build 52:
## mult16_top
module mult16_top (
  input         clk,
  input  [15:0] a,
  input  [15:0] b,
  output [31:0] p
);
  reg  [15:0] a_r, b_r;
  reg  [31:0] p_r;
  wire [31:0] o;
  multiplier_16bit u_mul (.a(a_r), .b(b_r), .o(o));
  always @(posedge clk) begin
    a_r <= a;
    b_r <= b;
    p_r <= o;
  end
  assign p = p_r;
endmodule
Size: about 670 cells after synthesis, about 7700 um^2 of cells after synthesis.
export LEC_CHECK = 0
export ABC_AREA = 0
export CAP_MARGIN = 5
export CORE_MARGIN = 2
export CORE_UTILIZATION = 47
export CTS_CLUSTER_DIAMETER = 169
export CTS_CLUSTER_SIZE = 98
export PLACE_DENSITY = 0.42
export SLEW_MARGIN = 20
create_clock -name core_clock -period 15.0 [get_ports {clk}]
run.sh (not shown) runs the stock make flow with config.mk's settings and CLKGATE_MAP_FILE=.
Build 52 has completed all stages; timing, DRC and antenna checks passed.
What build 67 does differently from build 52 at the input level:
Settings: TNS_END_PERCENT now 5, previously not set; CTS_CLUSTER_DIAMETER now 328, was 169; CORE_UTILIZATION now 58, was 47.
==> results <==
Die span in y in build 67 is 13 um lower than in build 52. Fraction of the cycle the final worst path needs was lower in build 67 than in build 52. Core util | build 67 vs build 52 | build 67 higher. In build 67 the met3 track utilization from global routing turned out 0.58 points higher than in build 52. In the flow results for build 67 and build 52, the area added between synthesis and finish is larger on build 52. Between build 67 and build 52, final non-filler cell area is higher for build 52, build 67 comes in under that. The portion of the layout cell area used by non-clock buffers on build 52 is in line with that on build 67.
#### Input delta (build 63 over build 67)
Settings: ABC_AREA: 0 -> 1; TNS_END_PERCENT: 5 -> unset.
Results
Compared with build 67, build 63 shows a higher synthesized cell count. From build 67 to build 63 the numbers moved as follows: flip-flop count about even; critical path buffer and inverter count rose 1. Compared to build 67, build 63 shows a narrower setup margin.
Relative to build 63, the following input files were edited for build 57:
Settings: removing CTS_CLUSTER_DIAMETER (formerly 328); removing ABC_AREA (formerly 1); changing CORE_UTILIZATION from 58 to 40; changing CTS_CLUSTER_SIZE from 98 to 100; setting TNS_END_PERCENT to 20 for the first time; removing PLACE_DENSITY (formerly 0.42); changing CAP_MARGIN from 5 to 20.
## What came out
- Build 63 finished all stages; the layout is clean.
- Build 57 went all the way through the flow, and no timing, DRC or antenna check failed.
- Placer's final routability congestion estimate in build 57 is about 1.3% higher than in build 63
- Reported for build 57 and build 63, layout buffer count excluding clock buffers turned out identical to the last digit.
- Re number of synthesized register bits: no difference whatsoever between build 63 and build 57.
- Global-route track usage on met3 delta for build 57 relative to build 63: 0.29 points lower
- Comparing build 57 and build 63, the higher chip area estimate from yosys synthesis was measured on build 63.
- Minimum period implied by the final worst setup slack | build 57 below build 63

## run 1
mult16_top again, from the RTL that the note above started with.
Settings: LEC_CHECK=0, CAP_MARGIN=20, CORE_ASPECT_RATIO=0.66, CORE_MARGIN=2, CORE_UTILIZATION=60, CTS_CLUSTER_DIAMETER=273, GPL_ROUTABILITY_DRIVEN=1, GPL_TIMING_DRIVEN=0, MAX_ROUTING_LAYER=met5, MIN_ROUTING_LAYER=met1, PLACE_DENSITY=0.42, SETUP_SLACK_MARGIN=4.74, SLEW_MARGIN=40; clock period 23.6 ns.
No stage failed in run 1, and the final checks on the layout all came back clean.
> inputs changed (run 1 -> run 2)
Settings: a change of SLEW_MARGIN from 40 to 20; a deleted GPL_ROUTABILITY_DRIVEN that had been 1; a deleted PLACE_DENSITY that had been 0.42; a deleted MAX_ROUTING_LAYER that had been met5; a deleted CTS_CLUSTER_DIAMETER that had been 273; a deleted SETUP_SLACK_MARGIN that had been 4.74; a deleted CORE_ASPECT_RATIO that had been 0.66; a change of CORE_UTILIZATION from 60 to 58; a deleted GPL_TIMING_DRIVEN that had been 0; a deleted MIN_ROUTING_LAYER that had been met1; a change of the clock period (ns, I/O delays scaled along) from 23.6 to 7.9.
==> comparison <==
Ran to the end and failed final checks on setup timing: run 2. When run 2 is set beside run 1, its pre-CTS worst setup slack turns out to be 14.33 ns smaller. Relative to run 1, number of fill cells in the layout has increased by about 11% in run 2. In run 2 the non-clock buffer count turned out 3 higher than in run 1. Run 2 against run 1: routed wire length fell by 1700 µm, H-tree level count stayed essentially flat, post-route minimum period fell by 1.51 ns. [compare] base=run 1 new=run 2: area enclosed by the die boundary grew by about 3%, final count of negative-setup-slack endpoints increased by 16 relative to the old numbers.
Input changes introduced in run 3 (baseline for comparison: run 2):
Settings: changing CORE_UTILIZATION from 58 to 63; changing the clock period (ns, I/O delays scaled along) from 7.9 to 5.59.
### Flow results
- Lower post-route cell area goes to run 2 over run 3.
- Although run 2 finished all stages, its layout failed final checks on setup timing.
- Run 3 had finished all stages when the layout checks came back failing, citing setup timing.
- Run 3 against run 2: minimum period implied by the final worst setup slack went up, arrival time at the worst endpoint moved up.
- Total routing usage reported by global routing (higher): run 3
- Note that the sum of met3 wire segment lengths after detailed routing recorded for run 3 amounts to 1.4 times the value seen in run 2.
Relative to run 3, the following input files were edited for run 4:
Settings: a change of CORE_UTILIZATION from 63 to 40; a change of the clock period (ns, I/O delays scaled along) from 5.59 to 14.2.
## What came out
Hold slack (higher): run 3
Both conditions hold for run 4: the flow ran to the end and the final layout passed the timing, DRC and antenna checks.
Run 4 ends up with a sequential share of layout area that is 0.61 points higher than in run 3.
[run 4] worst setup slack rose 7.49 ns relative to run 3
Run 4 against run 3: detailed-route wire length per cell dropped 12%; portion of the clock cycle consumed by the worst path in the final layout dropped 130 points.
Setup changes, run 4 to run 5
Settings: swapping 40 for 66 in CORE_UTILIZATION; swapping 14.2 for 12.2 in the clock period (ns, I/O delays scaled along).
==> results <==
Compared to run 4, run 5 has cell count after placement 106 lower.
Sort run 5 and run 4 by met1 usage desc -> top: run 5
Wire: run 5 routes less than run 4
Every stage of run 5 finished as expected; the final checks, on the other hand, flagged setup timing, which means the layout fails.
